v59:
// axi_slave
module axi_slave #(
    parameter AXI_ID_WD   = 2,
    parameter AXI_DATA_WD = 32,
    parameter AXI_ADDR_WD = 32,
    parameter AXI_STRB_WD = 4
    )(
    input                      S_AXI_ACLK,
    input                      S_AXI_ARESETN,
    input  [AXI_ADDR_WD-1 : 0] S_AXI_AWADDR,
    input  [AXI_ID_WD-1   : 0] S_AXI_AWID,
    input  [1 : 0]             S_AXI_AWBURST,
    input  [2 : 0]             S_AXI_AWSIZE,
    input  [7 : 0]             S_AXI_AWLEN,
    input                      S_AXI_AWVALID,
    output                     S_AXI_AWREADY,
    input  [AXI_DATA_WD-1 : 0] S_AXI_WDATA,
    input  [AXI_STRB_WD-1 : 0] S_AXI_WSTRB,
    input                      S_AXI_WLAST,
    input                      S_AXI_WVALID,
    output                     S_AXI_WREADY,
    output [AXI_ID_WD-1   : 0] S_AXI_BID,
    output [1 : 0]             S_AXI_BRESP,
    output                     S_AXI_BVALID,
    input                      S_AXI_BREADY,
    input  [AXI_ADDR_WD-1 : 0] S_AXI_ARADDR,
    input  [AXI_ID_WD-1   : 0] S_AXI_ARID,
    input  [1 : 0]             S_AXI_ARBURST,
    input  [2 : 0]             S_AXI_ARSIZE,
    input  [7 : 0]             S_AXI_ARLEN,
    input                      S_AXI_ARVALID,
    output                     S_AXI_ARREADY,
    output [AXI_DATA_WD-1 : 0] S_AXI_RDATA,
    output                     S_AXI_RLAST,
    output [AXI_ID_WD-1   : 0] S_AXI_RID,
    output [1 : 0]             S_AXI_RRESP,
  ...
Size: roughly 4500 cells after synthesis, about 180 I/O pins, about 86000 sq um of cells after synthesis.
clock: 7.05 ns
lec_check: 0
cap_margin: 25
cell_pad_in_sites_detail_placement: 2
cell_pad_in_sites_global_placement: 4
core_aspect_ratio: 0.92
core_margin: 9
core_utilization: 33
gpl_routability_driven: 0
place_density_lb_addon: 0.0
slew_margin: 0
run.sh (not shown) runs the stock make flow with config.mk's settings and CLKGATE_MAP_FILE=.
--- input diff v59..v33 ---
Settings: a change of CORE_MARGIN from 9 to 2; a change of SLEW_MARGIN from 0 to 20; a deleted CORE_ASPECT_RATIO that had been 0.92; a change of CELL_PAD_IN_SITES_DETAIL_PLACEMENT from 2 to 0; a change of CAP_MARGIN from 25 to 20; a deleted PLACE_DENSITY_LB_ADDON that had been 0.0; a deleted GPL_ROUTABILITY_DRIVEN that had been 0; a change of CORE_UTILIZATION from 33 to 44; an added PLACE_DENSITY of 0.5; a change of the clock period (ns, I/O delays scaled along) from 7.05 to 3.31.
### Flow results
v33 finished all stages; layout check result: FAIL, due to negative setup slack. Of v59 and v33, the higher sequential-cell power consumption belongs to v33. Going from v59 to v33, met3 routed wirelength went up by 42%; worst hold slack shrank by 0.049 ns; total power of the final layout went up by 120%. v33 vs. v59: flop count about even, final wirelength dropped about 10%. Of v33 and v59, it is v33 that has the lower required time of the worst setup path.
Relative to v33, the following input files were edited for v10:
Settings: CORE_UTILIZATION now 57, was 44; TNS_END_PERCENT now 5, previously not set; CTS_CLUSTER_DIAMETER now 379, previously not set; PLACE_DENSITY no longer set, was 0.5; CTS_CLUSTER_SIZE now 15, previously not set; the clock period (ns, I/O delays scaled along) now 4.31, was 3.31.
Findings:
Layout checks on v10: not met. Flow itself completed; violations: negative setup slack. v10: switching power summed over all nets 31% below v33. v33 → v10: half-perimeter wire length after placement now sits lower; post-CTS setup buffer count now sits lower; final critical-path share of the clock period now sits lower; final-layout worst hold slack now sits higher. Against v33, number of cells in the finished layout apart from fillers in v10 fell by more than 10%. Highest routed metal layer: met5 -> v10, met4 -> v33. Setup WNS v33 -> v10: better. There was hardly any difference in clock-pin slew on the worst setup and hold paths between v10 and v33.
diff inputs: v10 => v49
Settings: CTS_CLUSTER_DIAMETER no longer set, was 379; CORE_UTILIZATION now 70, was 57; CELL_PAD_IN_SITES_GLOBAL_PLACEMENT now 0, was 4; TNS_END_PERCENT no longer set, was 5; PLACE_DENSITY now 0.5, previously not set; the clock period (ns, I/O delays scaled along) now 4.76, was 4.31.
Findings:
Final worst slack up 0.30 ns in v49 wrt v10. Compare v10 and v49 | share of power burned in the clock network lower: v10. The run showing the greater measured slew at the worst slew-check pin is v49. In v49, the internal power of the cells came out 880 uW below the value in v10. No crash in v49: every stage finished, but the layout fails its final checks due to negative setup slack. Final area of v49 exceeds that of v10 slightly.
Relative to v49, the following input files were edited for v47:
Settings: PLACE_DENSITY: 0.5 -> 0.61; CORE_UTILIZATION: 70 -> 72; CAP_MARGIN: 20 -> 5.
--- outcome ---
- v47: all stages done; final checks FAILED (negative setup slack).
- Re global-route track usage on met3: v47 and v49 aren't equal, and the higher value belongs to v47.
- Summary of v47 over v49: smallest setup slack after layout lower; maximum frequency lower; chip area estimate from yosys synthesis roughly the same; via density per instance higher; count of vias placed by the detailed router roughly the same.
- The core of v47 is more densely filled than that of v49.
- | die area | higher: v49 |
- In the final design statistics, v47 uses fewer standard cells in total than v49.
- Met3 routed wirelength (v47 over v49): decrease, 510 um
- In v47 relative to v49, met1 layer wirelength in the final routing had gone down slightly.
Input changes introduced in v52 (baseline for comparison: v47):
Settings: putting PLACE_DENSITY_LB_ADDON at 0.01 where nothing was set; clearing PLACE_DENSITY, which used to be 0.61; putting SETUP_SLACK_MARGIN at 1.36 where nothing was set; swapping 5 for 20 in CAP_MARGIN.
==> results <==
Re clock-buffer cell count: v52 and v47 aren't equal, and the lower value belongs to v47. Complete run, failing final checks: v52, reason negative setup slack. In v47 the implementation ran to completion but is not tape-out ready, as the final checks report negative setup slack. NOTE leakage power figure v47->v52 increased slightly. In the tables for v52 and v47, met3 capacity usage during global routing reads higher with v52. Count of inserted antenna diode cells: v52 vs v47 down 2. v52: delay contributed by the slowest stage of the critical path higher than v47. HPWL after detailed placement of v52 falls short of that of v47 slightly. Comparing wire length for v52 and v47, the smaller number came from v47. Max final design area excluding fillers across v52 and v47: v52. On internal power of the cells, v52 tracks v47 almost exactly.
Power is estimated from default activity; no workload was simulated.
